Setup of run 1:
==> flow/design.v <==
`timescale 1ns / 1ps
module ALU_ACC(
    input         clk,
    input         rst_n,
    input         C8,     
    input         C9,     
    input         C13,    
    input         C15,    
    input         C16,    
    input         C17,    
    input         C18,    
    input         C19,    
    input         C20,    
    input         C21,    
    input  [15:0] BR_out,
    output [15:0] ALU_out,
    output reg [3:0] ALUflags  
    );
    reg [15:0] ACC;
    assign ALU_out = ACC;
    wire signed [15:0] sACC = ACC;
    wire signed [15:0] sBR  = BR_out;
    wire signed [31:0] prod = sACC * sBR;
    wire [16:0] sum  = {1'b0, ACC} + {1'b0, BR_out};
    wire [16:0] diff = {1'b0, ACC} - {1'b0, BR_out};
    wire [15:0] quot = (BR_out == 16'b0) ? 16'hFFFF : ACC / BR_out;
    reg  [15:0] res;
    always @(*) begin
        if (C17)      res = ACC >> 1;
        else if (C18) res = ACC << 1;
        else if (C19) res = ACC & BR_out;
        else if (C20) res = ACC | BR_out;
        else          res = ~ACC;
    end
    always @(posedge clk or negedge rst_n) begin
        if (!rst_n) begin
            ACC      <= 16'b0;
            ALUflags <= 4'b0;
        end
        else begin
            if (C8) begin
                ACC      <= 16'b0;
                ALUflags <= {1'b1, 3'b0};
            end
            else if (C9) begin
                ACC <= sum[15:0];
                ALUflags[3] <= (sum[15:0] == 16'b0);
                ALUflags[2] <= sum[16];
                ALUflags[1] <= (ACC[15] == BR_out[15]) && (sum[15] != ACC[15]);
                ALUflags[0] <= sum[15];
            end
            else if (C13) begin
                ACC <= diff[15:0];
                ALUflags[3] <= (diff[15:0] == 16'b0);
                ALUflags[2] <= (ACC < BR_out);
                ALUflags[1] <= (ACC[15] != BR_out[15]) && (diff[15] != ACC[15]);
                ALUflags[0] <= diff[15];
            end
            else if (C15) begin
                ACC <= prod[15:0];
                ALUflags[3] <= (prod[15:0] == 16'b0);
                ALUflags[2] <= 1'b0;
                ALUflags[1] <= (prod[31:16] != {16{prod[15]}});
                ALUflags[0] <= prod[15];
            end
            else if (C16) begin
                ACC <= quot;
                ALUflags[3] <= (quot == 16'b0);
                ALUflags[2] <= 1'b0;
                ALUflags[1] <= 1'b0;
                ALUflags[0] <= quot[15];
            end
            else if (C17 | C18 | C19 | C20 | C21) begin
                ACC <= res;
                ALUflags[3] <= (res == 16'b0);
                ALUflags[2] <= 1'b0;
                ALUflags[1] <= 1'b0;
                ALUflags[0] <= res[15];
            end
        end
    end
endmodule
`timescale 1ns / 1ps
    module BR(
    input clk,
    input rst_n,
    input C7,
    input [15:0] MBR_out,
    output [15:0] BR_out
    );
    reg [15:0] BRr;
    assign BR_out = BRr;
    always@(posedge clk or negedge rst_n) begin
        if(!rst_n) begin
            BRr <= 16'b0;
        end
        else begin
            if(C7) begin
                BRr <= MBR_out;  
            end
            else begin
                BRr <= BRr;
            end
        end
    end
endmodule
`timescale 1ns / 1ps
module IR(
    input clk,
    input rst_n,
    input C4,
    input [15:0] MBR_out,
    output [7:0] IR_out
    );
    reg [7:0] IRr;
    assign IR_out = IRr;
    always@(posedge clk or negedge rst_n) begin
        if(!rst_n) begin
            IRr <= 8'b0;
        end
        else begin
            if(C4) begin
                IRr <= MBR_out[15:8];
            end
            else begin
                IRr <= IRr;
            end
        end
    end
endmodule
`timescale 1ns / 1ps
module MAR(
    input clk,
    input rst_n,
    input C5,
    input C10,
    input [15:0] MBR_out,
    input [7:0] PC_out,
    output [7:0] MAR_out_memory
    );
    reg [7:0] MARr;
    assign MAR_out_memory = MARr;
    always@(posedge clk or negedge rst_n) begin
        if(!rst_n) begin
            MARr <= 8'b0;
        end
        else begin
            if(C5) begin
                MARr <= MBR_out[7:0];
            end
            else if(C10) begin
                MARr <= PC_out;
            end
            else begin
                MARr <= MARr;
            end
        end
    end
endmodule
`timescale 1ns / 1ps
module MBR(
    input clk,
    input rst_n,
    input C3,
    input C11,
    input C12,
    input [15:0] ALU_out,
    input [15:0] MBR_in_memory,
    output [15:0] MBR_out,
    output reg [15:0] MBR_out_memory
    );
    reg [15:0] MBRr;
    assign MBR_out = MBRr;
    always@(posedge clk or negedge rst_n) begin
        if(!rst_n) begin
            MBRr <= 16'b0;
        end
        else begin
            if(C3) begin
                MBRr <= MBR_in_memory;
            end
            else if(C12) begin
                MBRr <= ALU_out;
            end
            else begin
                MBRr <= MBRr;
            end
            if(C11) begin
                MBR_out_memory <= MBRr;
            end
        end
    end
endmodule
`timescale 1ns / 1ps
module PC(
    input clk,
    input rst_n,
    input C6,
    input C14,
    input [15:0] MBR_out,
    output [7:0] PC_out
    );
    reg [7:0] PCr;
    assign PC_out = PCr;
    always@(posedge clk or negedge rst_n) begin
        if(!rst_n) begin
            PCr <= 8'b0;
        end
        else begin
            if(C14) begin
                PCr <= MBR_out[15:8];  
            end
            else if(C6) begin
                PCr <= PCr + 1'b1;  
            end
            else begin
                PCr <= PCr;
            end
        end
    end
endmodule
`timescale 1ns / 1ps
module bitcruncher_dp(
    input         clk,
    input         rst_n,
    input  [21:0] ctrl,             
    input  [15:0] MBR_in_memory,
    output [7:0]  MAR_out_memory,
    output [15:0] MBR_out_memory,
    output [7:0]  IR_out,
    output [3:0]  ALUflags
    );
    wire [21:0] Control_Signals = ctrl;
    wire [15:0] MBR_out;
    wire [15:0] BR_out;
    wire [15:0] ALU_out;
    wire [7:0]  PC_out;
    MAR u_MAR(
    .clk     ( clk     ),
    .rst_n   ( rst_n   ),
    .C5      ( Control_Signals[5]  ),
    .C10     ( Control_Signals[10] ),
    .MBR_out ( MBR_out ),
    .PC_out  ( PC_out  ),
    .MAR_out_memory ( MAR_out_memory )
    );
    MBR u_MBR(
    .clk           ( clk           ),
    .rst_n         ( rst_n         ),
    .C3            ( Control_Signals[3]  ),
    .C11           ( Control_Signals[11] ),
    .C12           ( Control_Signals[12] ),
    .ALU_out       ( ALU_out       ),
    .MBR_in_memory ( MBR_in_memory ),
    .MBR_out       ( MBR_out       ),
    .MBR_out_memory ( MBR_out_memory )
    );
    ALU_ACC u_ALU_ACC(
    .clk     ( clk     ),
    .rst_n   ( rst_n   ),
    .C8      ( Control_Signals[8]  ),
    .C9      ( Control_Signals[9]  ),
    .C13     ( Control_Signals[13] ),
    .C15     ( Control_Signals[15] ),
    .C16     ( Control_Signals[16] ),
    .C17     ( Control_Signals[17] ),
    .C18     ( Control_Signals[18] ),
    .C19     ( Control_Signals[19] ),
    .C20     ( Control_Signals[20] ),
    .C21     ( Control_Signals[21] ),
    .BR_out  ( BR_out  ),
    .ALU_out ( ALU_out ),
    .ALUflags ( ALUflags )
    );
    PC u_PC(
    .clk     ( clk     ),
    .rst_n   ( rst_n   ),
    .C6      ( Control_Signals[6]  ),
    .C14     ( Control_Signals[14] ),
    .MBR_out ( MBR_out ),
    .PC_out  ( PC_out  )
    );
    IR u_IR(
    .clk     ( clk     ),
    .rst_n   ( rst_n   ),
    .C4      ( Control_Signals[4] ),
    .MBR_out ( MBR_out ),
    .IR_out  ( IR_out  )
    );
    BR u_BR(
    .clk     ( clk     ),
    .rst_n   ( rst_n   ),
    .C7      ( Control_Signals[7] ),
    .MBR_out ( MBR_out ),
    .BR_out  ( BR_out  )
    );
endmodule
Settings: LEC_CHECK=0, CAP_MARGIN=10, CORE_MARGIN=2, CORE_UTILIZATION=68, CTS_CLUSTER_SIZE=33, GPL_ROUTABILITY_DRIVEN=1, SETUP_SLACK_MARGIN=2.29, SLEW_MARGIN=20, TNS_END_PERCENT=75; clock period 21.8 ns.
run.sh (not shown) runs the stock make flow with config.mk's settings and CLKGATE_MAP_FILE=.
No final results exist for run 1, since it was stopped by error GRT-0232 during global routing.
Relative to run 1, the following input files were edited for run 2:
Settings: swapping 68 for 65 in CORE_UTILIZATION; clearing GPL_ROUTABILITY_DRIVEN, which used to be 1; swapping 10 for 20 in CAP_MARGIN; putting CTS_CLUSTER_DIAMETER at 341 where nothing was set; clearing TNS_END_PERCENT, which used to be 75; clearing CTS_CLUSTER_SIZE, which used to be 33; clearing SETUP_SLACK_MARGIN, which used to be 2.29; swapping 21.8 for 26.2 in the clock period (ns, I/O delays scaled along).
- In run 2, the cell area after placement came out 1.6% below the value in run 1.
- Re boundary pin count: no difference whatsoever between run 2 and run 1.
- Run 2 -> run 1: fraction of the mapped netlist area in simple logic gates delta 0, exact match
- Relative to run 1, the effective utilization at floorplan of run 2 is lower by 2.5 points.
- The flow for run 2 finished, though final verification flagged negative setup slack.
- Pre-CTS setup slack in run 2 is 3.10 ns above run 1.
- Looking at die size across both flows, run 2 is the weaker of the two, with run 1 ahead.
- Compared with run 1, run 2 shows chip width higher by 4.2 um.
- Run 2 vs. run 1: detailed placer's ending HPWL went down by about 4%.
## Diff of input files: run 3 against run 2
Settings: CORE_UTILIZATION changed from 65 to 58; CTS_CLUSTER_DIAMETER removed (was 341); the clock period (ns, I/O delays scaled along) changed from 26.2 to 35.5.
==> results <==
- Maximum clock rate, run 3 and run 2: lower on run 3
- Multi-input combinational area share was lower in run 2 than in run 3.
- Run 3 did not stop at any stage, and its layout met the timing, DRC and antenna checks.
- Against run 2 as the reference, run 3 delivers a lower wire length per cell after detailed routing.
### run 3 -> run 4
Settings: CORE_UTILIZATION: 58 -> 40; the clock period (ns, I/O delays scaled along): 35.5 -> 40.0.
Global-route wire length before repair in run 4 vs run 3: up 3.3%
Delay of the slowest critical-path stage (higher): run 4
| vias per cell | higher: run 3 |
NOTE: post-layout minimum cycle time in run 4 exceeds that of run 3
Cells: run 4 has more instances than run 3
Final-layout non-clock buffer area share in run 4 is 0.38 points higher than in run 3
